==> flow/design.v <==
`timescale 1 ns / 100 ps
module sign_ext_16_32(d, q);
	input [15:0] d;
	output [31:0] q;
	assign q = { {16{d[15]}}, d};
endmodule
`timescale 1ns/1ps
module alu(alucont, rd1, rd2, res, zero);
	input [3:0] alucont;
	input [31:0] rd1;
	input [31:0] rd2;
	output reg [31:0] res;
	output wire zero;
	localparam AND 	= 4'b0000;
	localparam OR 	= 4'b0001;
	localparam ADD 	= 4'b0010;
	localparam SUB 	= 4'b0110;
	localparam SLT 	= 4'b0111;
	localparam NOR 	= 4'b1100;
	always @(*) begin
		case(alucont)
			AND		: begin
				res = rd1 & rd2;
			end
			OR 		: begin
				res = rd1 | rd2;
			end
			ADD 	: begin
				res = rd1 + rd2;
			end
			SUB 	: begin
				res = rd1 - rd2;
			end
			SLT 	: begin
				res = (rd1 < rd2) ? 1 : 0;
			end
			NOR 	: begin
				res = ~(rd1 | rd2);
			end
			default	: begin
				res = 32'b0;
			end
		endcase
	end
	assign zero = ~(|res);
endmodule
`timescale 1ns/1ns
module register_file(clk, ra1, ra2, wa, wd, rd1, rd2, regwrite);
	input clk;
	input [4:0] ra1;
	input [4:0] ra2;
	input [4:0] wa;
	input [31:0] wd;
	output reg [31:0] rd1;
	output reg [31:0] rd2;
	input regwrite;
	reg [31:0] memory [1:31];
	always @(*) begin
		rd1 = (ra1 == 5'd0) ? 32'b0 : memory[ra1];
		rd2 = (ra2 == 5'd0) ? 32'b0 : memory[ra2];
	end
	always @(posedge clk) begin
		if(regwrite && (wa != 5'd0))
			memory[wa] <= wd;	
	end
endmodule
`timescale 1ns/1ns
module single_cycle_mips_32(clk, rst, imem_addr, imem_rdata, dmem_addr,
	dmem_wdata, dmem_we, dmem_rdata);
	input clk;
	input rst;
	output [31:0] imem_addr;
	input [31:0] imem_rdata;
	output [31:0] dmem_addr;
	output [31:0] dmem_wdata;
	output dmem_we;
	input [31:0] dmem_rdata;
	localparam R_TYPE 		= 6'b000000;
	localparam LOAD_WORD 	= 6'b100011;
	localparam STORE_WORD 	= 6'b101011;
	localparam BRANCH_EQ	= 6'b000100;
	localparam JUMP 		= 6'b000010;
	reg RegDst;
	reg Branch;
	reg MemRead;
	reg MemToReg;
	reg [1:0] AluOP;
	reg MemWrite;
	reg ALUSrc;
	reg RegWrite;
	reg Jump;
	wire [31:0] instruction;
	always @(*) begin
		case(instruction[31:26])
			R_TYPE 	: begin
				RegDst <= 1'b1;
				ALUSrc <= 1'b0;
				MemToReg <= 1'b0;
				RegWrite <= 1'b1;
				MemRead <= 1'b0;
				MemWrite <= 1'b0;
				Branch <= 1'b0;
				AluOP <= 2'b10;
				Jump <= 1'b0;
			end
			LOAD_WORD 	: begin
				RegDst <= 1'b0;
				ALUSrc <= 1'b1;
				MemToReg <= 1'b1;
				RegWrite <= 1'b1;
				MemRead <= 1'b1;
				MemWrite <= 1'b0;
				Branch <= 1'b0;
				AluOP <= 2'b00;
				Jump <= 1'b0;
			end
			STORE_WORD 	: begin
				RegDst <= 1'b0;
				ALUSrc <= 1'b1;
				MemToReg <= 1'b0;
				RegWrite <= 1'b0;
				MemRead <= 1'b0;
				MemWrite <= 1'b1; 
				Branch <= 1'b0;
				AluOP <= 2'b00;
				Jump <= 1'b0;
			end
			BRANCH_EQ 	: begin
				RegDst <= 1'b0;
				ALUSrc <= 1'b0;
				MemToReg <= 1'b0;
				RegWrite <= 1'b0;
				MemRead <= 1'b0;
				MemWrite <= 1'b0;
				Branch = 1'b1;
				AluOP <= 2'b01;
				Jump <= 1'b0;
			end
			JUMP 	: begin
				RegDst <= 1'b0;
				ALUSrc <= 1'b0;
				MemToReg <= 1'b0;
				RegWrite <= 1'b0;
				MemRead <= 1'b0;
				MemWrite <= 1'b0;
				Branch = 1'b0;
				AluOP <= 2'b00;
				Jump <= 1'b1;
			end
			default begin
				RegDst <= 1'b0;
				ALUSrc <= 1'b0;
				MemToReg <= 1'b0;
				RegWrite <= 1'b0;
				MemRead <= 1'b0;
				MemWrite <= 1'b0;
				Branch = 1'b0;
				AluOP <= 2'b00;
				Jump <= 1'b0;
			end
		endcase
	end
	wire [31:0] next_instruction;
	reg [31:0] program_counter;
	always @(posedge clk or posedge rst) begin
		if (rst) begin
			program_counter <= 32'b0;
		end
		else begin
			program_counter <= next_instruction;	
		end
	end
	wire [31:0] program_counter_plus_4;
	assign program_counter_plus_4 = program_counter + 4;
	assign imem_addr = program_counter;
	assign instruction = imem_rdata;
	wire [4:0] write_address;
	assign write_address = RegDst ? instruction[15:11] : instruction[20:16];
	wire [31:0] write_data;
	wire [31:0] read_data_1;
	wire [31:0] read_data_2;
	register_file reg_file(
		.clk(clk),
		.ra1(instruction[25:21]),
		.ra2(instruction[20:16]),
		.wa(write_address),
		.wd(write_data),
		.rd1(read_data_1),
		.rd2(read_data_2),
		.regwrite(RegWrite)
		);
	wire [31:0] sign_extended_immediate_16;
	sign_ext_16_32 sign_ext(
		.d(instruction[15:0]),
		.q(sign_extended_immediate_16)
		);
	reg [3:0] alu_control;
	localparam AND 	= 4'b0000;
	localparam OR 	= 4'b0001;
	localparam ADD 	= 4'b0010;
	localparam SUB 	= 4'b0110;
	localparam SLT 	= 4'b0111;
	localparam NOR 	= 4'b1100;
	wire [5:0] funct_control;
	assign funct_control = instruction[5:0];
	always @(*) begin
		if (~AluOP[1] && ~AluOP[0]) begin
			alu_control <= ADD;
		end
		else if (AluOP[0]) begin
			alu_control <= SUB;
		end
		else if(AluOP[1]) begin
			if(funct_control[3:0] == 4'b0000)
				alu_control <= ADD;
			else if(funct_control[3:0] == 4'b0010)
				alu_control <= SUB;
			else if(funct_control[3:0] == 4'b0100)
				alu_control <= AND;
			else if(funct_control[3:0] == 4'b0101)
				alu_control <= OR;
			else if(funct_control[3:0] == 4'b1010)
				alu_control <= SLT;
			else if(funct_control[3:0] == 4'b0111)
				alu_control <= NOR;
			else
				alu_control <= 4'b0000;
		end
		else
			alu_control <= 4'b0000;
	end
	wire [31:0] alu_input_1;
	wire [31:0] alu_input_2;
	wire [31:0] alu_result;
	wire alu_zero;
	assign alu_input_1 = read_data_1;
	assign alu_input_2 = ALUSrc ? sign_extended_immediate_16 : read_data_2;
	alu alu(
		.alucont(alu_control),
		.rd1(alu_input_1),
		.rd2(alu_input_2),
		.res(alu_result),
		.zero(alu_zero)
		);
	wire [31:0] address_calc;
	wire [31:0] immediate_shift_left_2;
	wire PCSrc;
	wire [31:0] pre_jump_inst;
	wire [31:0] jump_address;
	assign jump_address = {program_counter_plus_4[31:28], instruction[25:0], 2'b0};
	assign PCSrc = Branch & alu_zero;
	assign immediate_shift_left_2 = {sign_extended_immediate_16[29:0], 2'b0};
	assign address_calc = program_counter_plus_4 + immediate_shift_left_2;
	assign pre_jump_inst = PCSrc ? address_calc : program_counter_plus_4;
	assign next_instruction = Jump ? jump_address : pre_jump_inst;
	wire [31:0] data_mem_data;
	assign dmem_addr = alu_result;
	assign dmem_wdata = read_data_2;
	assign dmem_we = MemWrite;
	assign data_mem_data = dmem_rdata;
	assign write_data = MemToReg ? data_mem_data : alu_result;
endmodule
==> flow/run.sh <==
#!/bin/bash
# the make line also repeats each setting of config.mk as NAME=value (left out here)
make -C /OpenROAD-flow-scripts/flow DESIGN_CONFIG=/design/flow/config.mk WORK_HOME=/design/flow/orfs CLKGATE_MAP_FILE= finish
==> flow/config.mk <==
export PLATFORM = sky130hd
export DESIGN_NAME = single_cycle_mips_32
export DESIGN_NICKNAME = single_cycle_mips_32
export VERILOG_FILES = /design/flow/design.v
export SDC_FILE = /design/flow/constraint.sdc
export NUM_CORES = 4
export LEC_CHECK = 0
export CAP_MARGIN = 20
export CORE_MARGIN = 2
export CORE_UTILIZATION = 72
export CTS_CLUSTER_DIAMETER = 390
export CTS_CLUSTER_SIZE = 93
export PLACE_DENSITY = 0.4
export SETUP_SLACK_MARGIN = -0.53
export SLEW_MARGIN = 20
==> flow/constraint.sdc <==
create_clock -name core_clock -period 5.65 [get_ports {clk}]
set_input_delay 1.1300 -clock core_clock [delete_from_list [all_inputs] [get_ports {clk}]]
set_output_delay 1.1300 -clock core_clock [all_outputs]
set_load 0.01 [all_outputs]
==> results of run 1 <==
[layer usage]
| layer | track usage, % | overflow |
|---|---|---|
| met5 | 63.5 | 0 |
| met4 | 81.8 | 8 |
| met3 | 76.4 | 4 |
| met2 | 93.2 | 10 |
| met1 | 82.9 | 2 |
[what timing repair did]
item / 4_1_cts
cloned: 19
pin swaps: 134
setup endpoints to repair: 341
buffers inserted: 146
gates resized: 562
[metrics by stage]
step	std cells	TNS (ps)
2_1_floorplan	3678	-198490
3_3_place_gp	5354	-787330
3_5_place_dp	5356	-928670
4_1_cts	5520	-112860
==> CHANGELOG.md, run 1 <==
### Physical design

- Status: stopped before the end
- Fail Step: 5_1_grt
- Error msg: [ERROR GRT-0116] Global routing finished with congestion. Check the congestion regions in the DRC Viewer.
- Aoi share: 8.31%
- Yosys synthesis chip area: 55300 um2
- Ys flops: 1022
- All-Layer GR Usage: 83.8%
- Synth Flop Type: edfxtp_1
- Netlist cell types: 86
- Gpl congestion: 1.02
- Count leader, synth: edfxtp_1
- Post-CTS Hold Buffers: 0
- Async S/R FF share, synth: 2.94%
- Maximum root-to-sink buffer count: 3
- And+or+nand+nor area frac: 5.00%
- Post-synth EDFFs: 992
- CTS root buffer: clkbuf_16
- Post-detail-place hpwl: 153000 um
- H-tree Lvls: 1
- Cell count after synthesis: 3677
- Yosys warning count: 3
- Yosys top cell area share: 53.9%
- Fp util: 72.8%
- Xor and xnor area share after synthesis: 1.47%
- Yosys cell count: 3677
- Adder share: 2.96%
- Main logic family after synthesis: multiplexers
- Dominant cell type by area after synthesis: edfxtp_1
- Grt total ovfl: 24
- Full die area: 79000 um2
- CTS buffer count: 14
- Cell Area, Synth: 55300 um2
- Ports: 163
- Synth top area cells: edfxtp_1, mux4_2, mux2i_1
- CTS sink cnt: 1022
- Placement Rows: 101
- Die height: 281 um
- MUX share of area: 24.4%
- Synth cell count leaders: edfxtp_1, mux4_2, a21oi_1
- Average cell area after synthesis: 15.0 um2
- Core area: 75900 um2
- Dpl cell area: 64300 um2
- Post-synthesis sequential area ratio: 55.2%
- Die X: 281 um
- Setup WS pre-CTS: -2800 ps
- PortBufs: 160
==> run 2: changes to the inputs <==
CTS_CLUSTER_DIAMETER = default   (was 390)
CTS_CLUSTER_SIZE = default   (was 93)
PLACE_DENSITY = default   (was 0.4)
SETUP_SLACK_MARGIN = 1.28   (was -0.53)
clock period = 5.03 ns   (was 5.65 ns; I/O delays follow)
==> CHANGELOG.md, run 2 <==
### Physical design

- Post-CTS Hold Buffers: 0 (unchanged)
- Cell Area, Synth: 55300 um2 (unchanged)
- Full die area: 79000 um2 (unchanged)
- Status: stopped before the end (unchanged)
- Gpl congestion: 1.02 (about the same)
- Count leader, synth: edfxtp_1 (unchanged)
- PortBufs: 160 (unchanged)
- Fail Step: 5_1_grt (unchanged)
- Adder share: 2.96% (unchanged)
- Cell count after synthesis: 3677 (unchanged)
- Ys flops: 1022 (unchanged)
- Aoi share: 8.31% (unchanged)
- MUX share of area: 24.4% (unchanged)
- CTS buffer count: 99 (was 14)
- Synth top area cells: edfxtp_1, mux4_2, mux2i_1 (unchanged)
- All-Layer GR Usage: 92.4%
- Synth Flop Type: edfxtp_1 (unchanged)
- Yosys top cell area share: 53.9% (unchanged)
- Grt total ovfl: 773
- Ports: 163 (unchanged)
- Main logic family after synthesis: multiplexers (unchanged)
- H-tree Lvls: 3 (was 1)
- Synth cell count leaders: edfxtp_1, mux4_2, a21oi_1 (unchanged)
- Yosys synthesis chip area: 55300 um2 (unchanged)
- And+or+nand+nor area frac: 5.00% (unchanged)
- Die height: 281 um (unchanged)
- Post-synthesis sequential area ratio: 55.2% (unchanged)
- CTS sink cnt: 1022 (unchanged)
- Yosys warning count: 3 (unchanged)
- Post-detail-place hpwl: 154000 um (was 153000 um)
- Placement Rows: 101 (unchanged)
- Yosys cell count: 3677 (unchanged)
- Die X: 281 um (unchanged)
- Core area: 75900 um2 (unchanged)
- Maximum root-to-sink buffer count: 3 (unchanged)
- Dominant cell type by area after synthesis: edfxtp_1 (unchanged)
- CTS root buffer: clkbuf_16 (unchanged)
- Fp util: 72.8% (unchanged)
- Average cell area after synthesis: 15.0 um2 (unchanged)
- Error msg: [ERROR GRT-0116] Global routing finished with congestion. Check the congestion regions in the DRC Viewer. (unchanged)
- Post-Place Cells: 5410 (was 5356)
- Async S/R FF share, synth: 2.94% (unchanged)
- Netlist cell types: 86 (unchanged)
- Xor and xnor area share after synthesis: 1.47% (unchanged)
- Post-synth EDFFs: 992 (unchanged)
-- run 2: routing by layer --
layer	GRT overflow	track usage (%)
met3	134	87.9
met2	270	98.3
met5	16	79.1
met4	279	92.0
met1	74	91.5
-- run 2: per-stage QoR --
stage               hold slack, ps  worst slack [ps]  TNS (ps)  instance area [um2]
floorplan                      631             -2080   -527430                55900
global placement               660             -3000  -1180760                64800
detailed placement             703             -3150  -1394170                64800
CTS                            705             -2050   -514480                70700
-- run 2: what timing repair did --
item | CTS
gates cloned | 10
endpoints found under the setup margin | 1845
resized | 441
pin swaps | 82
endpoints found under the hold margin | 0
setup buffers | 82
==> run 3: changes to the inputs <==
CTS_CLUSTER_SIZE = 48   (was default)
MAX_ROUTING_LAYER = met4   (was default)
PLACE_DENSITY = 0.65   (was default)
SETUP_SLACK_MARGIN = default   (was 1.28)
clock period = 6.76 ns   (was 5.03 ns; I/O delays follow)
==> CHANGELOG.md, run 3 <==
### Physical design

- PortBufs: 160 (unchanged)
- Die X: 281 um (unchanged)
- Synth Flop Type: edfxtp_1 (unchanged)
- Netlist cell types: 86 (unchanged)
- Yosys warning count: 3 (unchanged)
- Yosys cell count: 3677 (unchanged)
- Yosys synthesis chip area: 55300 um2 (unchanged)
- Maximum root-to-sink buffer count: 3 (unchanged)
- Grt total ovfl: 910
- Die height: 281 um (unchanged)
- Gpl congestion: 1.03 (was 1.02)
- Ys flops: 1022 (unchanged)
- Async S/R FF share, synth: 2.94% (unchanged)
- Setup WS pre-CTS: -1900 ps (was -3150 ps)
- Dpl cell area: 64300 um2 (was 64800 um2)
- Status: stopped before the end (unchanged)
- Post-Place Cells: 5358 (was 5410)
- CTS buffer count: 99 (unchanged)
- Ports: 163 (unchanged)
- CTS root buffer: clkbuf_16 (unchanged)
- Yosys top cell area share: 53.9% (unchanged)
- Count leader, synth: edfxtp_1 (unchanged)
- Post-synth EDFFs: 992 (unchanged)
- Post-synthesis sequential area ratio: 55.2% (unchanged)
- Core area: 75900 um2 (unchanged)
- And+or+nand+nor area frac: 5.00% (unchanged)
- Placement Rows: 101 (unchanged)
- Post-CTS Hold Buffers: 0 (unchanged)
- Xor and xnor area share after synthesis: 1.47% (unchanged)
- Average cell area after synthesis: 15.0 um2 (unchanged)
- CTS sink cnt: 1022 (unchanged)
- Fail Step: 5_1_grt (unchanged)
- Cell Area, Synth: 55300 um2 (unchanged)
- Dominant cell type by area after synthesis: edfxtp_1 (unchanged)
- Post-detail-place hpwl: 152000 um (was 154000 um)
- Error msg: [ERROR GRT-0116] Global routing finished with congestion. Check the congestion regions in the DRC Viewer. (unchanged)
- Synth top area cells: edfxtp_1, mux4_2, mux2i_1 (unchanged)
- All-Layer GR Usage: 92.9%
- H-tree Lvls: 3 (unchanged)
- MUX share of area: 24.4% (unchanged)
- Fp util: 72.8% (unchanged)
- Adder share: 2.96% (unchanged)
- Full die area: 79000 um2 (unchanged)
- Main logic family after synthesis: multiplexers (unchanged)
- Cell count after synthesis: 3677 (unchanged)
- Aoi share: 8.31% (unchanged)
- Synth cell count leaders: edfxtp_1, mux4_2, a21oi_1 (unchanged)
## run 3: what timing repair did
| item | 4_1_cts |
|---|---|
| pin swaps | 97 |
| endpoints found under the setup margin | 301 |
| gates cloned | 14 |
| buffers inserted | 103 |
| resized | 430 |
## run 3: routing by layer
metal | overflow | GRT usage (%)
met5 | - | -
met2 | 356 | 99.0
met1 | 115 | 91.2
met4 | 295 | 92.6
met3 | 144 | 87.3
==> run 4: changes to the inputs <==
CORE_UTILIZATION = 67   (was 72)
CTS_CLUSTER_SIZE = 44   (was 48)
MAX_ROUTING_LAYER = default   (was met4)
PLACE_DENSITY = default   (was 0.65)
clock period = 6.54 ns   (was 6.76 ns; I/O delays follow)
==> CHANGELOG.md, run 4 <==
### Physical design

- Status: stopped before the end (unchanged)
- Fail Step: 5_1_grt (unchanged)
- Error msg: [ERROR GRT-0232] Routing congestion too high. Check the congestion heatmap in the GUI. (was [ERROR GRT-0116] Global routing finished with congestion. Check the congestion regions in the DRC Viewer.)
- Aoi share: 8.31% (unchanged)
- Grt total ovfl: 55
- Die height: 291 um (was 281 um)
- Average cell area after synthesis: 15.0 um2 (unchanged)
- Fp util: 67.6% (was 72.8%)
- Post-synth EDFFs: 992 (unchanged)
- Core area: 81800 um2 (was 75900 um2)
- H-tree Lvls: 3 (unchanged)
- Yosys top cell area share: 53.9% (unchanged)
- Post-synthesis sequential area ratio: 55.2% (unchanged)
- Async S/R FF share, synth: 2.94% (unchanged)
- PortBufs: 160 (unchanged)
- Synth Flop Type: edfxtp_1 (unchanged)
- CTS root buffer: clkbuf_16 (unchanged)
- Full die area: 84800 um2 (was 79000 um2)
- Cell count after synthesis: 3677 (unchanged)
- All-Layer GR Usage: 84.3%
- Yosys warning count: 3 (unchanged)
- Cell Area, Synth: 55300 um2 (unchanged)
- Yosys cell count: 3677 (unchanged)
- Placement Rows: 105 (was 101)
- Count leader, synth: edfxtp_1 (unchanged)
- Main logic family after synthesis: multiplexers (unchanged)
- Ports: 163 (unchanged)
- Maximum root-to-sink buffer count: 3 (unchanged)
- Synth cell count leaders: edfxtp_1, mux4_2, a21oi_1 (unchanged)
- Die X: 291 um (was 281 um)
- Netlist cell types: 86 (unchanged)
- Post-CTS Hold Buffers: 0 (unchanged)
- Setup WS pre-CTS: -2320 ps (was -1900 ps)
- Yosys synthesis chip area: 55300 um2 (unchanged)
- And+or+nand+nor area frac: 5.00% (unchanged)
- Post-detail-place hpwl: 140000 um (was 152000 um)
- Synth top area cells: edfxtp_1, mux4_2, mux2i_1 (unchanged)
- Adder share: 2.96% (unchanged)
- Ys flops: 1022 (unchanged)
- Gpl congestion: 1.00 (was 1.03)
- MUX share of area: 24.4% (unchanged)
- Dominant cell type by area after synthesis: edfxtp_1 (unchanged)
- CTS sink cnt: 1022 (unchanged)
- Xor and xnor area share after synthesis: 1.47% (unchanged)
- CTS buffer count: 99 (unchanged)
-- run 4: routing by layer --
| metal | GRT usage, % | GRT overflow |
|---|---|---|
| met2 | 93.6 | 27 |
| met1 | 83.4 | 1 |
| met4 | 81.9 | 23 |
| met5 | 62.8 | 1 |
| met3 | 77.6 | 3 |
-- run 4: repair_timing --
item	4_1_cts
buffers inserted	85
cloned	16
pin swaps	126
setup endpoints to repair	340
resized	516
-- run 4: metrics by stage --
| stage | power, mW | cell area (um2) | cells | TNS (ps) |
|---|---|---|---|---|
| 3_3_place_gp | 13.6 | 64400 | 5412 | -418310 |
| 3_5_place_dp | 13.8 | 64400 | 5412 | -482210 |
| 2_1_floorplan | 11.0 | 55800 | 3678 | -24130 |
| 4_1_cts | 20.5 | 70700 | 5689 | -34950 |
==> run 5: changes to the inputs <==
CORE_UTILIZATION = 70   (was 67)
CTS_CLUSTER_SIZE = 42   (was 44)
PLACE_DENSITY = 0.67   (was default)
clock period = 6.33 ns   (was 6.54 ns; I/O delays follow)
==> CHANGELOG.md, run 5 <==
### Physical design

- Main logic family after synthesis: multiplexers (unchanged)
- Synth top area cells: edfxtp_1, mux4_2, mux2i_1 (unchanged)
- MUX share of area: 24.4% (unchanged)
- All-Layer GR Usage: 91.4%
- H-tree Lvls: 3 (unchanged)
- Maximum root-to-sink buffer count: 3 (unchanged)
- And+or+nand+nor area frac: 5.00% (unchanged)
- Fp util: 70.3% (was 67.6%)
- Post-synthesis sequential area ratio: 55.2% (unchanged)
- Synth Flop Type: edfxtp_1 (unchanged)
- Cell count after synthesis: 3677 (unchanged)
- Status: stopped before the end (unchanged)
- CTS buffer count: 99 (unchanged)
- Core area: 78600 um2 (was 81800 um2)
- Yosys top cell area share: 53.9% (unchanged)
- Netlist cell types: 86 (unchanged)
- Ports: 163 (unchanged)
- PortBufs: 160 (unchanged)
- Yosys warning count: 3 (unchanged)
- Post-detail-place hpwl: 135000 um (was 140000 um)
- Ys flops: 1022 (unchanged)
- CTS root buffer: clkbuf_16 (unchanged)
- Grt total ovfl: 739
- Xor and xnor area share after synthesis: 1.47% (unchanged)
- Count leader, synth: edfxtp_1 (unchanged)
- Fail Step: 5_1_grt (unchanged)
- Die height: 285 um (was 291 um)
- Cell Area, Synth: 55300 um2 (unchanged)
- Average cell area after synthesis: 15.0 um2 (unchanged)
- Adder share: 2.96% (unchanged)
- Placement Rows: 103 (was 105)
- Async S/R FF share, synth: 2.94% (unchanged)
- Full die area: 81300 um2 (was 84800 um2)
- Error msg: [ERROR GRT-0232] Routing congestion too high. Check the congestion heatmap in the GUI. (unchanged)
- Yosys synthesis chip area: 55300 um2 (unchanged)
- Synth cell count leaders: edfxtp_1, mux4_2, a21oi_1 (unchanged)
- Aoi share: 8.31% (unchanged)
- Post-synth EDFFs: 992 (unchanged)
- Die X: 285 um (was 291 um)
- Gpl congestion: 0.995 (was 1.00)
- Dpl cell area: 64200 um2 (was 64400 um2)
- Yosys cell count: 3677 (unchanged)
- Dominant cell type by area after synthesis: edfxtp_1 (unchanged)
- CTS sink cnt: 1022 (unchanged)
[run 5: timing repair]
item                                    CTS
resized                                 408
pin swaps                                96
setup buffers                            96
cloned                                    7
hold buffers                              0
endpoints found under the setup margin  371
[run 5: metal layers]
metal  GRT overflow  track usage [%]
met5             17             72.7
met4            264             90.7
met3             74             86.9
met2            328             98.5
met1             56             90.0
[run 5: metrics by stage]
step / util (%) / total power, mW / std cells / setup slack (ps)
after global placement: 81.7 / 14.0 / 5368 / -1980
after CTS: 88.7 / 20.8 / 5651 / -1170
after floorplan: - / 11.4 / 3678 / -1040
after detailed placement: 81.7 / 14.2 / 5368 / -2140
==> run 6: changes to the inputs <==
ABC_AREA = 0   (was default)
CORE_ASPECT_RATIO = 1.48   (was default)
CORE_UTILIZATION = 60   (was 70)
CTS_CLUSTER_DIAMETER = 353   (was default)
CTS_CLUSTER_SIZE = default   (was 42)
PLACE_DENSITY = default   (was 0.67)
PLACE_DENSITY_LB_ADDON = 0.05   (was default)
SETUP_SLACK_MARGIN = 1.84   (was default)
TNS_END_PERCENT = 5   (was default)
clock period = 6.4 ns   (was 6.33 ns; I/O delays follow)
==> CHANGELOG.md, run 6 <==
### Changed

- Yosys top cell area share: 53.9% (unchanged)
- Cell Area, Synth: 55300 um2 (unchanged)
- Global-route wire length before repair: 305000 um
- Hold path startpoint: program_counter[31]
- Internal: 14.3 mW
- Post-detail-place hpwl: 131000 um (was 135000 um)
- Share of power burned in registers: 40.2%
- RSZ-0062 raised after global routing: yes
- Full die area: 94600 um2 (was 81300 um2)
- Setup WS pre-CTS: -2340 ps (was -2140 ps)
- MUX share of area: 24.4% (unchanged)
- CTS sink cnt: 1022 (unchanged)
- TritonCTS clock tree: done
- H-tree Lvls: 3 (unchanged)
- Slew margin rel.: 24.7%
- Vias/cell: 7.46
- CP Depth: 25
- And+or+nand+nor area frac: 5.00% (unchanged)
- Logic gate share of total power: 32.5%
- Reg2Reg Setup Slack: -660 ps
- Clock Power Share: 27.3%
- Most used cell, CP: buf_4
- DR vias: 43900
- Fp util: 60.5% (was 70.3%)
- Critical path class: in2out
- WL per Instance: 37.2 um
- Synth cell count leaders: edfxtp_1, mux4_2, a21oi_1 (unchanged)
- Top pwr grp: registers
- TNS Setup: -56050 ps
- Aoi share: 8.31% (unchanged)
- Final nets: 4768
- Reg2Reg Depth: 27
- OpenROAD warnings: 96
- DRT Wirelength: 219000 um
- R2R Path End: program_counter[30]
- Logic area: 25300 um2
- CTS buffer count: 91 (was 99)
- Xor and xnor area share after synthesis: 1.47% (unchanged)
- Critical Path Sink: dmem_addr[28]
- Worst vdd ir: 0.368 mV
- FF/Latch Area: 30500 um2
- Synth top area cells: edfxtp_1, mux4_2, mux2i_1 (unchanged)
- CP startpoint kind: input port
- Largest net degree at the start of global routing: 53
- PortBufs: 160 (unchanged)
- CP top delay family: buffers and inverters
- Average cell area after synthesis: 15.0 um2 (unchanged)
- Crit path DAT: 6350 ps
- Yosys synthesis chip area: 55300 um2 (unchanged)
- Maximum operating frequency: 131 MHz
- Largest stage delay, worst path: 540 ps
- Synth-to-layout area growth: 29.0%
- Post-route clock period utilization: 119%
- Filler cells: 5078
- WHS Path Cells: 2
- Final worst slack: -1230 ps
- Dominant cell type by area after synthesis: edfxtp_1 (unchanged)
- Yosys cell count: 3677 (unchanged)
- Post-CTS Hold Buffers: 0 (unchanged)
- Crit path launch: imem_rdata[16]
- Crit path DRT: 5120 ps
- Placement Rows: 135 (was 103)
- Yosys warning count: 3 (unchanged)
- Tightest Pin Transition: 1130 ps
- Crit-path slowest cell: mux4_2
- DRT antenna net count: 0
- Maximum root-to-sink buffer count: 3 (unchanged)
- Seq power: 8.31 mW
- # DRC: 0
- Pwr/cell area: 290 nW/um2
- Cell count after synthesis: 3677 (unchanged)
- Ys flops: 1022 (unchanged)
- Final min period: 7630 ps
- Initial DRC Count: 6948
- Main logic family after synthesis: multiplexers (unchanged)
- Sw Ratio: 30.9%
- Slew Viols, Final: 0
- Dpl cell area: 64700 um2 (was 64200 um2)
- Status: failed layout checks (was stopped before the end)
- Sw Pwr: 6.38 mW
- Core area: 91400 um2 (was 78600 um2)
- Crit end category: output port
- CP max FO: 6
- Hold Violations, Final: 0
- Die height: 373 um (was 285 um)
- Adder share: 2.96% (unchanged)
- Count leader, synth: edfxtp_1 (unchanged)
- Hold Path Sink: program_counter[31]
- Initial antenna violation count: 6
- Ports: 163 (unchanged)
- Worst min path class: reg2reg
- Synth Flop Type: edfxtp_1 (unchanged)
- Post-Place Cells: 5564 (was 5368)
- Worst-Skew Late Latency: 740 ps
- Final setup viols: 90
- All-Layer GR Usage: 45.7%
- P_clk: 5.64 mW
- Die X: 254 um (was 285 um)
- Number of global-route vias before repair: 44100
- CTS root buffer: clkbuf_16 (unchanged)
- Grt total ovfl: 0
- Post-synthesis sequential area ratio: 55.2% (unchanged)
- Async S/R FF share, synth: 2.94% (unchanged)
- Clock slew at reported path FFs: 60 ps
- RR Startpoint: reg_file.memory[10][0]
- Final std cells w/o fill: 5884
- Power in combinational cells: 6.71 mW
- Post-synth EDFFs: 992 (unchanged)
- Leak pwr: 25.7 nW
- Netlist cell types: 86 (unchanged)
- MaxCap Viol Count: 0
- Layout check faults: setup timing
- DRT Pass-1 Iters: 8
- WP buf/inv: 10
- Gpl congestion: 0.987 (was 0.995)
- Cell area after layout: 71300 um2
- Clock Skew: 71.9 ps
==> run 6: metal layers <==
layer / part of all wire (%) / GRT usage (%)
met5: 0.021 / 0
met4: 8.7 / 30.8
met3: 14 / 13.3
met2: 46 / 71.7
met1: 30 / 54.8
==> run 6: area by class of cell <==
type | instances | share of cell area [%]
repair buffers | 1065 | 14.7
clock buffers | 110 | 3.39
multi-input cells | 2270 | 35.5
flip-flops and latches | 1022 | 42.8
inverters | 123 | 0.660
clock inverters | 57 | 0.753
diodes | 4 | 0.0140
well taps | 1233 | 2.16
==> run 6: through the flow <==
step,util (%),power (mW),hold WS [ps]
floorplan,-,11.3,631
detailed placement,70.8,14.2,625
global route,78.0,21.1,661
global placement,70.8,14.0,589
finish,78.0,20.7,623
CTS,77.1,20.1,634
==> run 6: repair_timing <==
item,in CTS,in global routing
resized,412,136
endpoints found under the setup margin,1086,1166
gates cloned,19,1
pin swaps,90,98
buffers inserted,93,36
==> run 7: changes to the inputs <==
ABC_AREA = default   (was 0)
CAP_MARGIN = 30   (was 20)
CELL_PAD_IN_SITES_GLOBAL_PLACEMENT = 1   (was default)
CORE_ASPECT_RATIO = default   (was 1.48)
CORE_UTILIZATION = 40   (was 60)
CTS_CLUSTER_DIAMETER = default   (was 353)
CTS_CLUSTER_SIZE = 67   (was default)
GPL_ROUTABILITY_DRIVEN = 0   (was default)
HOLD_SLACK_MARGIN = -0.09   (was default)
PLACE_DENSITY_LB_ADDON = default   (was 0.05)
SETUP_SLACK_MARGIN = default   (was 1.84)
SLEW_MARGIN = 0   (was 20)
TNS_END_PERCENT = default   (was 5)
clock period = 12.0 ns   (was 6.4 ns; I/O delays follow)
==> CHANGELOG.md, run 7 <==
### Changed

- Post-route clock period utilization: 94.5% (was 119%)
- Critical path class: in2out (unchanged)
- Post-synth EDFFs: 992 (unchanged)
- Die X: 376 um (was 254 um)
- Crit end category: output port (unchanged)
- Crit path launch: imem_rdata[21] (was imem_rdata[16])
- Placement Rows: 136 (was 135)
- Main logic family after synthesis: multiplexers (unchanged)
- Number of global-route vias before repair: 36100 (was 44100)
- Crit path DRT: 9600 ps (was 5120 ps)
- Clock Power Share: 32.8% (was 27.3%)
- Synth Flop Type: edfxtp_1 (unchanged)
- TritonCTS clock tree: done (unchanged)
- Initial DRC Count: 4319 (was 6948)
- Yosys synthesis chip area: 55300 um2 (unchanged)
- Final min period: 11340 ps
- Reg2Reg Depth: 20 (was 27)
- Worst Hold Margin: 597 ps (was 623 ps)
- Hold Violations, Final: 0 (unchanged)
- RR Startpoint: reg_file.memory[31][10] (was reg_file.memory[10][0])
- Grt total ovfl: 0 (unchanged)
- All-Layer GR Usage: 27.3% (was 45.7%)
- Largest net degree at the start of global routing: 119 (was 53)
- Maximum root-to-sink buffer count: 3 (unchanged)
- Cell Area, Synth: 55300 um2 (unchanged)
- Yosys top cell area share: 53.9% (unchanged)
- Leak pwr: 21.4 nW (was 25.7 nW)
- Maximum operating frequency: 88.2 MHz
- CTS root buffer: clkbuf_16 (unchanged)
- Adder share: 2.96% (unchanged)
- Tightest Pin Transition: 1210 ps (was 1130 ps)
- Top pwr grp: registers (unchanged)
- Yosys cell count: 3677 (unchanged)
- Count leader, synth: edfxtp_1 (unchanged)
- Synth top area cells: edfxtp_1, mux4_2, mux2i_1 (unchanged)
- # DRC: 0 (unchanged)
- H-tree Lvls: 3 (unchanged)
- Worst-path cell chain: buf_8 -> buf_4 -> mux4_2 -> mux2_2 -> a221oi_1 -> buf_4 -> nor2_1 -> nand2_1 -> inv_1 -> ha_1 -> o211ai_1 -> a2111oi_0 -> a32oi_1 -> nand2_1 -> a21bo_2 -> nor3_1 -> a21oi_1 -> a22oi_1 -> a2bb2oi_1 -> clkdlybuf4s50_1
- WL per Instance: 34.0 um (was 37.2 um)
- Vias/cell: 6.35 (was 7.46)
- Ports: 163 (unchanged)
- DR vias: 36400 (was 43900)
- Full die area: 141000 um2 (was 94600 um2)
- Post-CTS Hold Buffers: 0 (unchanged)
- WHS Path Cells: 2 (unchanged)
- CP top delay family: AND-OR/OR-AND gates (was buffers and inverters)
- Pwr/cell area: 163 nW/um2 (was 290 nW/um2)
- WP buf/inv: 5 (was 10)
- OpenROAD warnings: 93 (was 96)
- Reg2Reg Setup Slack: 3930 ps (was -660 ps)
- Dominant cell type by area after synthesis: edfxtp_1 (unchanged)
- DRT antenna net count: 0 (unchanged)
- Share of power burned in registers: 42.9% (was 40.2%)
- Hold path startpoint: program_counter[31] (unchanged)
- Final setup viols: 0 (was 90)
- Post-Place Cells: 5515 (was 5564)
- MaxCap Viol Count: 0 (unchanged)
- Post-detail-place hpwl: 120000 um (was 131000 um)
- PortBufs: 160 (unchanged)
- Ys flops: 1022 (unchanged)
- Slew margin rel.: 19.0% (was 24.7%)
- MUX share of area: 24.4% (unchanged)
- Post-synthesis sequential area ratio: 55.2% (unchanged)
- Clock slew at reported path FFs: 60 ps (about the same)
- Crit-path slowest cell: a2111oi_0 (was mux4_2)
- Hold Path Sink: program_counter[31] (unchanged)
- CTS sink cnt: 1022 (unchanged)
- Worst-Skew Late Latency: 740 ps (about the same)
- Cell count after synthesis: 3677 (unchanged)
- CP max FO: 29 (was 6)
- Cell area after layout: 63300 um2 (was 71300 um2)
- Async S/R FF share, synth: 2.94% (unchanged)
- Fp util: 40.3% (was 60.5%)
- Sw Pwr: 3.09 mW (was 6.38 mW)
- RSZ-0062 raised after global routing: no (was yes)
- Slew Viols, Final: 0 (unchanged)
- Status: finished clean (was failed layout checks)
- Final nets: 4030 (was 4768)
- Final std cells w/o fill: 5725 (was 5884)
- Sw Ratio: 29.9% (was 30.9%)
- P_clk: 3.40 mW (was 5.64 mW)
- Worst min path class: reg2reg (unchanged)
- Cts repair resizes: 0 (was 412)
- Worst vdd ir: 0.132 mV (was 0.368 mV)
- Internal: 7.25 mW (was 14.3 mW)
- Average cell area after synthesis: 15.0 um2 (unchanged)
- Global-route wire length before repair: 273000 um (was 305000 um)
- R2R Path End: program_counter[30] (unchanged)
- Largest stage delay, worst path: 750 ps (was 540 ps)
- Post-CTS Setup Inserts: 0 (was 93)
- TNS Setup: 0 ps (was -56050 ps)
- Critical Path Sink: dmem_addr[28] (unchanged)
- Clock Skew: 34.7 ps (was 71.9 ps)
- CP Depth: 20 (was 25)
- Power in combinational cells: 2.51 mW (was 6.71 mW)
- Logic gate share of total power: 24.3% (was 32.5%)
- Power, Total: 10.3 mW (was 20.7 mW)
- Crit path DAT: 8940 ps (was 6350 ps)
- Die height: 376 um (was 373 um)
- DRT Pass-1 Iters: 8 (unchanged)
- Aoi share: 8.31% (unchanged)
- Dpl cell area: 59700 um2 (was 64700 um2)
- Core area: 137000 um2 (was 91400 um2)
- CP startpoint kind: input port (unchanged)
- And+or+nand+nor area frac: 5.00% (unchanged)
- DRT Wirelength: 194000 um (was 219000 um)
- Initial antenna violation count: 4 (was 6)
- Seq power: 4.44 mW (was 8.31 mW)
- Synth-to-layout area growth: 14.5% (was 29.0%)
- CTS buffer count: 111 (was 91)
- Netlist cell types: 86 (unchanged)
- Yosys warning count: 3 (unchanged)
- Xor and xnor area share after synthesis: 1.47% (unchanged)
- Synth cell count leaders: edfxtp_1, mux4_2, a21oi_1 (unchanged)
-- run 7: layout make-up --
class | instances | area (um2)
Antenna cell | 3 | 7.51
Sequential cell | 1022 | 30500
Inverter | 123 | 462
Tap cell | 1794 | 2240
Clock inverter | 58 | 606
Multi-Input combinational cell | 2270 | 23600
Clock buffer | 148 | 2960
Fill cell | 12000 | 74000
Timing Repair Buffer | 307 | 2920
-- run 7: per-stage QoR --
step / util, % / worst slack (ps)
2_1_floorplan: - / 1410
3_3_place_gp: 43.5 / 751
3_5_place_dp: 43.5 / 778
4_1_cts: 46.1 / 724
5_1_grt: 46.1 / 200
6_report: 46.1 / 663
-- run 7: routing by layer --
layer  GRT usage [%]  wire length [um]  vias to the layer above
li1                -                 -                    15300
met1            37.4             80000                    19200
met2            44.6             93500                     1616
met3            4.51             15200                      278
met4            8.45              5760                        2
met5               0                14                        -
==> run 8: changes to the inputs <==
CAP_MARGIN = 20   (was 30)
CELL_PAD_IN_SITES_GLOBAL_PLACEMENT = default   (was 1)
CORE_ASPECT_RATIO = 1.47   (was default)
CORE_UTILIZATION = 72   (was 40)
CTS_CLUSTER_DIAMETER = 258   (was default)
CTS_CLUSTER_SIZE = 46   (was 67)
GPL_ROUTABILITY_DRIVEN = default   (was 0)
HOLD_SLACK_MARGIN = default   (was -0.09)
PLACE_DENSITY = 0.36   (was default)
SETUP_SLACK_MARGIN = 0.92   (was default)
SLEW_MARGIN = 20   (was 0)
TNS_END_PERCENT = 5   (was default)
clock period = 4.24 ns   (was 12.0 ns; I/O delays follow)
==> CHANGELOG.md, run 8 <==
### Physical design

- Status: stopped before the end (was finished clean)
- Fail Step: 5_1_grt
- Error msg: [ERROR GRT-0232] Routing congestion too high. Check the congestion heatmap in the GUI.
- And+or+nand+nor area frac: 5.00% (unchanged)
- Yosys synthesis chip area: 55300 um2 (unchanged)
- Dpl cell area: 65700 um2 (was 59700 um2)
- Yosys warning count: 3 (unchanged)
- Die height: 340 um (was 376 um)
- Post-CTS Hold Buffers: 0 (unchanged)
- H-tree Lvls: 1 (was 3)
- Synth cell count leaders: edfxtp_1, mux4_2, a21oi_1 (unchanged)
- Full die area: 79100 um2 (was 141000 um2)
- Ports: 163 (unchanged)
- Yosys cell count: 3677 (unchanged)
- Average cell area after synthesis: 15.0 um2 (unchanged)
- CTS sink cnt: 1022 (unchanged)
- All-Layer GR Usage: 89.2%
- Gpl congestion: 1.04
- CTS root buffer: clkbuf_16 (unchanged)
- Grt total ovfl: 613
- Adder share: 2.96% (unchanged)
- Netlist cell types: 86 (unchanged)
- Synth top area cells: edfxtp_1, mux4_2, mux2i_1 (unchanged)
- Placement Rows: 123 (was 136)
- CTS buffer count: 26 (was 111)
- Ys flops: 1022 (unchanged)
- Maximum root-to-sink buffer count: 3 (unchanged)
- Die X: 233 um (was 376 um)
- Fp util: 72.4% (was 40.3%)
- Synth Flop Type: edfxtp_1 (unchanged)
- Cell count after synthesis: 3677 (unchanged)
- Post-detail-place hpwl: 151000 um (was 120000 um)
- Dominant cell type by area after synthesis: edfxtp_1 (unchanged)
- Aoi share: 8.31% (unchanged)
- Post-synthesis sequential area ratio: 55.2% (unchanged)
- Count leader, synth: edfxtp_1 (unchanged)
- Main logic family after synthesis: multiplexers (unchanged)
- Core area: 76300 um2 (was 137000 um2)
- Setup WS pre-CTS: -4070 ps (was 778 ps)
- MUX share of area: 24.4% (unchanged)
- Yosys top cell area share: 53.9% (unchanged)
- Xor and xnor area share after synthesis: 1.47% (unchanged)
- PortBufs: 160 (unchanged)
- Async S/R FF share, synth: 2.94% (unchanged)
- Cell Area, Synth: 55300 um2 (unchanged)
- Post-synth EDFFs: 992 (unchanged)
-- run 8: timing repair --
item / 4_1_cts
buffers inserted: 60
pin swaps: 77
hold endpoints to repair: 0
gates resized: 275
setup endpoints to repair: 1657
gates cloned: 8
-- run 8: routing by layer --
layer  GRT usage (%)  overflow
met4            88.8       219
met2            97.5       297
met5            62.7         3
met1            88.8        37
met3            82.3        57
-- run 8: stage by stage --
stage	TNS, ps	power (mW)	instances	utilization [%]	hold WS (ps)
floorplan	-1189130	17.0	3678	-	631
global placement	-1947780	21.4	5456	86.1	594
detailed placement	-2136470	21.9	5456	86.1	623
CTS	-1077840	26.4	5562	89.3	532
==> run 9: changes to the inputs <==
CORE_ASPECT_RATIO = default   (was 1.47)
CORE_UTILIZATION = 40   (was 72)
CTS_CLUSTER_DIAMETER = default   (was 258)
CTS_CLUSTER_SIZE = default   (was 46)
PLACE_DENSITY = default   (was 0.36)
SETUP_SLACK_MARGIN = 0.02   (was 0.92)
TNS_END_PERCENT = default   (was 5)
clock period = 11.4 ns   (was 4.24 ns; I/O delays follow)
==> CHANGELOG.md, run 9 <==
### Changed

- Status: finished clean (was stopped before the end)
- Crit path DRT: 9120 ps
- DRT antenna net count: 0
- Post-CTS Hold Buffers: 0 (unchanged)
- Critical Path Sink: dmem_addr[27]
- Grt total ovfl: 0
- DR vias: 36800
- Top pwr grp: registers
- Post-route clock period utilization: 97.2%
- Fp util: 40.3% (was 72.4%)
- Synth Flop Type: edfxtp_1 (unchanged)
- Final nets: 4035
- Die height: 376 um (was 340 um)
- MUX share of area: 24.4% (unchanged)
- Maximum root-to-sink buffer count: 3 (unchanged)
- Clock slew at reported path FFs: 60 ps
- Final min period: 11090 ps
- Post-synthesis sequential area ratio: 55.2% (unchanged)
- H-tree Lvls: 3 (was 1)
- Crit-path slowest cell: clkdlybuf4s50_1
- CTS buffer count: 106 (was 26)
- Cts repair resizes: 0 (was 275)
- CP top delay family: simple AND/OR/NAND/NOR gates
- TNS Setup: 0 ps
- Filler cells: 11800
- Crit end category: output port
- Seq power: 4.67 mW
- MaxCap Viol Count: 0
- Worst min path class: reg2reg
- Final worst slack: 314 ps
- Full die area: 141000 um2 (was 79100 um2)
- Largest net degree at the start of global routing: 86
- Main logic family after synthesis: multiplexers (unchanged)
- Netlist cell types: 86 (unchanged)
- Synth cell count leaders: edfxtp_1, mux4_2, a21oi_1 (unchanged)
- WP buf/inv: 4
- Hold Path Sink: program_counter[31]
- Critical path class: in2out
- OpenROAD warnings: 91
- Dominant cell type by area after synthesis: edfxtp_1 (unchanged)
- Logic gate share of total power: 24.3%
- Initial antenna violation count: 1
- CTS root buffer: clkbuf_16 (unchanged)
- Global-route wire length before repair: 268000 um
- Leak pwr: 21.4 nW
- Sw Pwr: 3.25 mW
- DRT Pass-1 Iters: 8
- RR Startpoint: reg_file.memory[31][8]
- Tightest Pin Transition: 1180 ps
- # DRC: 0
- Yosys warning count: 3 (unchanged)
- Most used cell, CP: nor2_1
- Crit path DAT: 8810 ps
- Cell count after synthesis: 3677 (unchanged)
- Adder share: 2.96% (unchanged)
- Synth top area cells: edfxtp_1, mux4_2, mux2i_1 (unchanged)
- All-Layer GR Usage: 26.6%
- Ys flops: 1022 (unchanged)
- Sw Ratio: 30.0%
- Worst-Skew Late Latency: 720 ps
- P_clk: 3.53 mW
- And+or+nand+nor area frac: 5.00% (unchanged)
- Final setup viols: 0
- Core area: 137000 um2 (was 76300 um2)
- Count leader, synth: edfxtp_1 (unchanged)
- CP startpoint kind: input port
- Post-detail-place hpwl: 119000 um (was 151000 um)
- Async S/R FF share, synth: 2.94% (unchanged)
- Hold Violations, Final: 0
- RSZ-0062 raised after global routing: no
- Reg2Reg Depth: 19
- Maximum operating frequency: 90.2 MHz
- CTS sink cnt: 1022 (unchanged)
- Setup WS pre-CTS: 561 ps (was -4070 ps)
- PortBufs: 160 (unchanged)
- Ports: 163 (unchanged)
- CP max FO: 73
- Placement Rows: 136 (was 123)
- Crit path launch: imem_rdata[17]
- Worst vdd ir: 0.128 mV
- Internal: 7.58 mW
- Clock Power Share: 32.6%
- Die X: 376 um (was 233 um)
- Aoi share: 8.31% (unchanged)
- Initial DRC Count: 4809
- Yosys synthesis chip area: 55300 um2 (unchanged)
- R2R Path End: program_counter[30]
- Slew Viols, Final: 0
- Clock Skew: 32.4 ps
- WL per Instance: 33.2 um
- Hold path startpoint: program_counter[31]
- Average cell area after synthesis: 15.0 um2 (unchanged)
- Xor and xnor area share after synthesis: 1.47% (unchanged)
- Worst-path cell chain: buf_8 -> nand2b_1 -> buf_4 -> nor2_1 -> nor2_1 -> o21ai_0 -> o22ai_1 -> nor3b_1 -> o21ai_0 -> buf_4 -> o21ai_0 -> ha_1 -> nand4_1 -> nor2_1 -> nand2_1 -> nor2_1 -> a21oi_1 -> o2111ai_1 -> a2bb2oi_1 -> clkdlybuf4s50_1
- Power in combinational cells: 2.63 mW
- Slew margin rel.: 20.3%
- TritonCTS clock tree: done
- CP Depth: 20
- Gpl congestion: 0.937 (was 1.04)
- Synth-to-layout area growth: 14.5%
- Number of global-route vias before repair: 36400
- Share of power burned in registers: 43.2%
- Post-synth EDFFs: 992 (unchanged)
- Yosys top cell area share: 53.9% (unchanged)
- Cell Area, Synth: 55300 um2 (unchanged)
- Post-CTS Setup Inserts: 0 (was 60)
- Pwr/cell area: 171 nW/um2
- WHS Path Cells: 2
- DRT Wirelength: 190000 um
- Yosys cell count: 3677 (unchanged)
- Vias/cell: 6.44
- Largest stage delay, worst path: 680 ps
- Reg2Reg Setup Slack: 3210 ps
-- run 9: area by class of cell --
cell class,instances,area (um2),area share (%)
Clock buffer,127,2800,4.42
Timing Repair Buffer,317,2960,4.67
Multi-Input combinational cell,2270,23600,37.3
Clock inverter,70,701,1.11
Inverter,123,462,0.729
Sequential cell,1022,30500,48.2
Antenna cell,1,2.50,0.00395
Tap cell,1794,2240,3.55
-- run 9: metrics by stage --
stage          util, %  hold slack (ps)  cell area [um2]  power, mW  std cells
2_1_floorplan        -              631            55300       6.27       3678
3_3_place_gp      43.5              584            59800       7.32       5525
3_5_place_dp      43.5              595            59800       7.33       5525
4_1_cts           46.1              605            63300       10.8       5722
5_1_grt           46.1              646            63300       11.2       5723
6_report          46.1              595            63300       10.8       5724
-- run 9: layer usage --
metal	global-route usage [%]	wire length, um
met1	35.3	74000
met2	43.2	90800
met3	5.08	18000
met4	10.4	7520
met5	0	13
==> run 10: changes to the inputs <==
CORE_UTILIZATION = 72   (was 40)
CTS_CLUSTER_DIAMETER = 357   (was default)
CTS_CLUSTER_SIZE = 48   (was default)
PLACE_DENSITY = 0.65   (was default)
SETUP_SLACK_MARGIN = default   (was 0.02)
clock period = 7.8 ns   (was 11.4 ns; I/O delays follow)
==> CHANGELOG.md, run 10 <==
### Physical design

- Ports: 163 (unchanged)
- Post-synthesis sequential area ratio: 55.2% (unchanged)
- Synth top area cells: edfxtp_1, mux4_2, mux2i_1 (unchanged)
- Fail Step: 5_1_grt
- And+or+nand+nor area frac: 5.00% (unchanged)
- Yosys cell count: 3677 (unchanged)
- Average cell area after synthesis: 15.0 um2 (unchanged)
- CTS sink cnt: 1022 (unchanged)
- Synth cell count leaders: edfxtp_1, mux4_2, a21oi_1 (unchanged)
- Cell Area, Synth: 55300 um2 (unchanged)
- Aoi share: 8.31% (unchanged)
- MUX share of area: 24.4% (unchanged)
- Dominant cell type by area after synthesis: edfxtp_1 (unchanged)
- Main logic family after synthesis: multiplexers (unchanged)
- Netlist cell types: 86 (unchanged)
- Cell count after synthesis: 3677 (unchanged)
- Xor and xnor area share after synthesis: 1.47% (unchanged)
- Placement Rows: 101 (was 136)
- Die height: 281 um (was 376 um)
- All-Layer GR Usage: 88.5%
- Grt total ovfl: 389
- Async S/R FF share, synth: 2.94% (unchanged)
- Adder share: 2.96% (unchanged)
- PortBufs: 160 (unchanged)
- Die X: 281 um (was 376 um)
- Error msg: [ERROR GRT-0232] Routing congestion too high. Check the congestion heatmap in the GUI.
- Post-CTS Hold Buffers: 0 (unchanged)
- Fp util: 72.8% (was 40.3%)
- Count leader, synth: edfxtp_1 (unchanged)
- Post-detail-place hpwl: 146000 um (was 119000 um)
- CTS buffer count: 25 (was 106)
- H-tree Lvls: 1 (was 3)
- Ys flops: 1022 (unchanged)
- Yosys warning count: 3 (unchanged)
- Maximum root-to-sink buffer count: 3 (unchanged)
- Status: stopped before the end (was finished clean)
- Gpl congestion: 1.05 (was 0.937)
- Yosys top cell area share: 53.9% (unchanged)
- CTS root buffer: clkbuf_16 (unchanged)
- Synth Flop Type: edfxtp_1 (unchanged)
- Full die area: 79000 um2 (was 141000 um2)
- Core area: 75900 um2 (was 137000 um2)
- Yosys synthesis chip area: 55300 um2 (unchanged)
- Dpl cell area: 63400 um2 (was 59800 um2)
- Post-synth EDFFs: 992 (unchanged)
[run 10: what timing repair did]
item | CTS
setup buffers | 62
gates resized | 290
pin swaps | 70
endpoints found under the setup margin | 57
gates cloned | 9
[run 10: metrics by stage]
step | std cells | setup slack (ps) | util, % | hold WS [ps]
after floorplan | 3678 | 25.1 | - | 631
after global placement | 5297 | -835 | 83.5 | 588
after detailed placement | 5298 | -1140 | 83.5 | 653
after CTS | 5403 | -227 | 86.8 | 679
[run 10: routing by layer]
| layer | GRT overflow | global-route usage [%] |
|---|---|---|
| met2 | 147 | 96.2 |
| met5 | 5 | 68.0 |
| met4 | 153 | 87.1 |
| met3 | 46 | 83.3 |
| met1 | 38 | 87.6 |
==> run 11: changes to the inputs <==
ABC_AREA = 0   (was default)
CAP_MARGIN = 5   (was 20)
CORE_ASPECT_RATIO = 0.5   (was default)
CORE_UTILIZATION = 67   (was 72)
CTS_CLUSTER_DIAMETER = 353   (was 357)
CTS_CLUSTER_SIZE = 47   (was 48)
MAX_ROUTING_LAYER = met4   (was default)
PLACE_DENSITY = default   (was 0.65)
PLACE_DENSITY_LB_ADDON = 0.0   (was default)
SETUP_SLACK_MARGIN = 1.84   (was default)
TNS_END_PERCENT = 100   (was default)
clock period = 6.4 ns   (was 7.8 ns; I/O delays follow)
==> CHANGELOG.md, run 11 <==
### Physical design

- Netlist cell types: 86 (unchanged)
- Maximum root-to-sink buffer count: 3 (unchanged)
- Count leader, synth: edfxtp_1 (unchanged)
- Synth top area cells: edfxtp_1, mux4_2, mux2i_1 (unchanged)
- Yosys cell count: 3677 (unchanged)
- Die height: 207 um (was 281 um)
- Cell count after synthesis: 3677 (unchanged)
- Placement Rows: 74 (was 101)
- Average cell area after synthesis: 15.0 um2 (unchanged)
- Core area: 81700 um2 (was 75900 um2)
- CTS sink cnt: 1022 (unchanged)
- And+or+nand+nor area frac: 5.00% (unchanged)
- Yosys synthesis chip area: 55300 um2 (unchanged)
- Main logic family after synthesis: multiplexers (unchanged)
- MUX share of area: 24.4% (unchanged)
- Xor and xnor area share after synthesis: 1.47% (unchanged)
- PortBufs: 160 (unchanged)
- Aoi share: 8.31% (unchanged)
- Yosys top cell area share: 53.9% (unchanged)
- Full die area: 85000 um2 (was 79000 um2)
- CTS root buffer: clkbuf_16 (unchanged)
- Die X: 410 um (was 281 um)
- Ys flops: 1022 (unchanged)
- Post-detail-place hpwl: 146000 um (about the same)
- Synth Flop Type: edfxtp_1 (unchanged)
- CTS buffer count: 25 (unchanged)
- Fp util: 67.7% (was 72.8%)
- Post-synthesis sequential area ratio: 55.2% (unchanged)
- Dominant cell type by area after synthesis: edfxtp_1 (unchanged)
- Async S/R FF share, synth: 2.94% (unchanged)
- Post-synth EDFFs: 992 (unchanged)
- H-tree Lvls: 1 (unchanged)
- Fail Step: 5_1_grt (unchanged)
- Cell Area, Synth: 55300 um2 (unchanged)
- Adder share: 2.96% (unchanged)
- Status: stopped before the end (unchanged)
- Setup WS pre-CTS: -2200 ps (was -1140 ps)
- Ports: 163 (unchanged)
- Yosys warning count: 3 (unchanged)
- Gpl congestion: 1.07 (was 1.05)
- Synth cell count leaders: edfxtp_1, mux4_2, a21oi_1 (unchanged)
run 11: per-stage QoR:
step	instance area [um2]	hold WS, ps	cells	utilization [%]
after global placement	65000	589	5471	79.6
after CTS	68400	620	5627	83.8
after floorplan	55900	631	3678	-
after detailed placement	65000	587	5471	79.6
run 11: what timing repair did:
action / in CTS
buffers inserted: 109
gates cloned: 12
pin swaps: 119
gates resized: 456
setup endpoints to repair: 1198
hold buffers: 0
==> run 12: changes to the inputs <==
ABC_AREA = default   (was 0)
CAP_MARGIN = 20   (was 5)
CORE_ASPECT_RATIO = default   (was 0.5)
CORE_UTILIZATION = 70   (was 67)
CTS_CLUSTER_DIAMETER = default   (was 353)
CTS_CLUSTER_SIZE = 48   (was 47)
PLACE_DENSITY = 0.65   (was default)
PLACE_DENSITY_LB_ADDON = default   (was 0.0)
SETUP_SLACK_MARGIN = default   (was 1.84)
TNS_END_PERCENT = default   (was 100)
clock period = 7.8 ns   (was 6.4 ns; I/O delays follow)
==> CHANGELOG.md, run 12 <==
### Physical design

- Status: stopped before the end (unchanged)
- Fail Step: 5_1_grt (unchanged)
- Error msg: [ERROR GRT-0116] Global routing finished with congestion. Check the congestion regions in the DRC Viewer.
- Post-synthesis sequential area ratio: 55.2% (unchanged)
- Die height: 285 um (was 207 um)
- CTS buffer count: 100 (was 25)
- Cell count after synthesis: 3677 (unchanged)
- Ys flops: 1022 (unchanged)
- PortBufs: 160 (unchanged)
- Aoi share: 8.31% (unchanged)
- CTS root buffer: clkbuf_16 (unchanged)
- Cell Area, Synth: 55300 um2 (unchanged)
- Ports: 163 (unchanged)
- CTS sink cnt: 1022 (unchanged)
- Post-CTS Hold Buffers: 0 (unchanged)
- Core area: 78600 um2 (was 81700 um2)
- Async S/R FF share, synth: 2.94% (unchanged)
- And+or+nand+nor area frac: 5.00% (unchanged)
- Gpl congestion: 1.03 (was 1.07)
- Main logic family after synthesis: multiplexers (unchanged)
- Dpl cell area: 63200 um2 (was 65000 um2)
- Yosys synthesis chip area: 55300 um2 (unchanged)
- H-tree Lvls: 3 (was 1)
- Synth Flop Type: edfxtp_1 (unchanged)
- Yosys cell count: 3677 (unchanged)
- Synth top area cells: edfxtp_1, mux4_2, mux2i_1 (unchanged)
- Post-synth EDFFs: 992 (unchanged)
- Dominant cell type by area after synthesis: edfxtp_1 (unchanged)
- Post-Place Cells: 5292 (was 5471)
- Yosys top cell area share: 53.9% (unchanged)
- Count leader, synth: edfxtp_1 (unchanged)
- Setup WS pre-CTS: -1270 ps (was -2200 ps)
- Post-detail-place hpwl: 151000 um (was 146000 um)
- Netlist cell types: 86 (unchanged)
- MUX share of area: 24.4% (unchanged)
- Grt total ovfl: 10
- Average cell area after synthesis: 15.0 um2 (unchanged)
- Fp util: 70.3% (was 67.7%)
- Yosys warning count: 3 (unchanged)
- Die X: 285 um (was 410 um)
- Synth cell count leaders: edfxtp_1, mux4_2, a21oi_1 (unchanged)
- Placement Rows: 103 (was 74)
- All-Layer GR Usage: 83.9%
- Xor and xnor area share after synthesis: 1.47% (unchanged)
- Maximum root-to-sink buffer count: 3 (unchanged)
- Adder share: 2.96% (unchanged)
- Full die area: 81300 um2 (was 85000 um2)
[run 12: layer usage]
| metal | overflow | global-route usage, % |
|---|---|---|
| met5 | - | - |
| met4 | 5 | 75.5 |
| met1 | 0 | 84.5 |
| met3 | 0 | 76.7 |
| met2 | 5 | 92.8 |
[run 12: timing repair]
item | in CTS
setup endpoints to repair | 57
pin swaps | 74
gates resized | 392
setup buffers | 63
cloned | 13
==> run 13: changes to the inputs <==
ABC_AREA = 0   (was default)
CAP_MARGIN = 0   (was 20)
CORE_ASPECT_RATIO = 0.66   (was default)
CORE_MARGIN = 10   (was 2)
CORE_UTILIZATION = 60   (was 70)
CTS_CLUSTER_DIAMETER = 52   (was default)
CTS_CLUSTER_SIZE = 84   (was 48)
GPL_ROUTABILITY_DRIVEN = 1   (was default)
PLACE_DENSITY = 0.78   (was 0.65)
SETUP_SLACK_MARGIN = 0.29   (was default)
TNS_END_PERCENT = 65   (was default)
clock period = 11.8 ns   (was 7.8 ns; I/O delays follow)
==> CHANGELOG.md, run 13 <==
### Changed

- Yosys cell count: 3677 (unchanged)
- Largest stage delay, worst path: 610 ps
- Post-Place Cells: 4945 (was 5292)
- RR Startpoint: reg_file.memory[28][0]
- Synth cell count leaders: edfxtp_1, mux4_2, a21oi_1 (unchanged)
- Hold Path Sink: program_counter[31]
- DRT Wirelength: 179000 um
- All-Layer GR Usage: 34.4%
- Critical path class: in2out
- Worst-path cell chain: buf_8 -> buf_12 -> mux4_2 -> mux4_2 -> mux2i_1 -> nor3_1 -> a21o_1 -> ha_1 -> a21oi_1 -> o211ai_1 -> a32oi_1 -> nand2_1 -> a311o_1 -> nand4_1 -> a21oi_1 -> o311ai_0 -> mux2i_1 -> o2bb2ai_1 -> clkdlybuf4s50_1
- H-tree Lvls: 2 (was 3)
- Crit-path slowest cell: clkdlybuf4s50_1
- Adder share: 2.96% (unchanged)
- MUX share of area: 24.4% (unchanged)
- Post-CTS Setup Inserts: 0 (was 63)
- Global-route wire length before repair: 258000 um
- WHS Path Cells: 2
- CP max FO: 88
- Post-route clock period utilization: 95.3%
- Worst-Skew Late Latency: 700 ps
- Placement Rows: 90 (was 103)
- CTS sink cnt: 1022 (unchanged)
- Yosys warning count: 3 (unchanged)
- Slew Viols, Final: 0
- DR vias: 37900
- Sw Ratio: 32.4%
- Pwr/cell area: 154 nW/um2
- WP buf/inv: 3
- TritonCTS clock tree: done
- WL per Instance: 35.5 um
- CP top delay family: AND-OR/OR-AND gates
- RSZ-0062 raised after global routing: no
- Slew margin rel.: 25.9%
- Clock Skew: 58.7 ps
- Power, Total: 9.36 mW
- Number of global-route vias before repair: 36400
- Die height: 267 um (was 285 um)
- Power in combinational cells: 2.50 mW
- P_clk: 2.36 mW
- Internal: 6.33 mW
- Worst Hold Margin: 619 ps
- Async S/R FF share, synth: 2.94% (unchanged)
- Worst vdd ir: 0.165 mV
- Yosys top cell area share: 53.9% (unchanged)
- Hold Violations, Final: 0
- Final setup viols: 0
- Clock slew at reported path FFs: 90 ps
- Synth top area cells: edfxtp_1, mux4_2, mux2i_1 (unchanged)
- Die X: 394 um (was 285 um)
- Sw Pwr: 3.03 mW
- Post-synth EDFFs: 992 (unchanged)
- Cell count after synthesis: 3677 (unchanged)
- Synth-to-layout area growth: 10.1%
- Worst min path class: reg2reg
- DRT Pass-1 Iters: 8
- Maximum root-to-sink buffer count: 3 (unchanged)
- Post-CTS Hold Buffers: 0 (unchanged)
- Crit end category: output port
- Ys flops: 1022 (unchanged)
- R2R Path End: program_counter[23]
- OpenROAD warnings: 91
- Top pwr grp: registers
- Leak pwr: 20.5 nW
- DRT antenna net count: 0
- Final min period: 11250 ps
- Dominant cell type by area after synthesis: edfxtp_1 (unchanged)
- CP startpoint kind: input port
- MaxCap Viol Count: 0
- Cell area after layout: 60900 um2
- Maximum operating frequency: 88.9 MHz
- Initial antenna violation count: 4
- CP Depth: 19
- Clock Power Share: 25.2%
- Crit path DAT: 8890 ps
- Crit path DRT: 9440 ps
- Setup WS pre-CTS: 771 ps (was -1270 ps)
- Initial DRC Count: 6784
- Share of power burned in registers: 48.1%
- Dpl cell area: 58800 um2 (was 63200 um2)
- Reg2Reg Setup Slack: 3640 ps
- And+or+nand+nor area frac: 5.00% (unchanged)
- Final nets: 3954
- Crit path launch: imem_rdata[17]
- Reg2Reg Depth: 21
- Hold path startpoint: program_counter[31]
- Main logic family after synthesis: multiplexers (unchanged)
- Core area: 91400 um2 (was 78600 um2)
- Critical Path Sink: dmem_addr[24]
- Seq power: 4.51 mW
- Largest net degree at the start of global routing: 94
- # DRC: 0
- Cell Area, Synth: 55300 um2 (unchanged)
- Aoi share: 8.31% (unchanged)
- Netlist cell types: 86 (unchanged)
- Count leader, synth: edfxtp_1 (unchanged)
- Cts repair resizes: 0 (was 392)
- Grt total ovfl: 0
- Finished Core Util: 66.6%
- CTS root buffer: clkbuf_16 (unchanged)
- Post-synthesis sequential area ratio: 55.2% (unchanged)
- Xor and xnor area share after synthesis: 1.47% (unchanged)
- Logic gate share of total power: 26.7%
- Gpl congestion: 1.04 (was 1.03)
- Average cell area after synthesis: 15.0 um2 (unchanged)
- Fp util: 60.5% (was 70.3%)
- Final std cells w/o fill: 5047
- Tightest Pin Transition: 1100 ps
- Vias/cell: 7.50
- Status: finished clean (was stopped before the end)
- PortBufs: 160 (unchanged)
- Final worst slack: 553 ps
- TNS Setup: 0 ps
- Post-detail-place hpwl: 112000 um (was 151000 um)
- Ports: 163 (unchanged)
- Full die area: 105000 um2 (was 81300 um2)
- Synth Flop Type: edfxtp_1 (unchanged)
- CTS buffer count: 54 (was 100)
- Yosys synthesis chip area: 55300 um2 (unchanged)
## run 13: final cells by class
type | count | area [um2]
clock inverters | 44 | 666
repair buffers | 288 | 2700
clock buffers | 57 | 1380
flip-flops and latches | 1022 | 30500
well taps | 1242 | 1550
inverters | 123 | 462
multi-input cells | 2270 | 23600
diodes | 1 | 2.50
fillers | 6153 | 30500
## run 13: layer usage
layer / global-route usage (%) / vias to the layer above / share of wire [%] / routed length, um
li1: - / 15100 / - / -
met1: 46.4 / 18900 / 36 / 63900
met2: 49.6 / 3386 / 44 / 78500
met3: 10.4 / 540 / 16 / 28300
met4: 12.5 / 0 / 4.8 / 8550
met5: - / - / 0 / 0
Power is estimated from default activity; no workload was simulated.
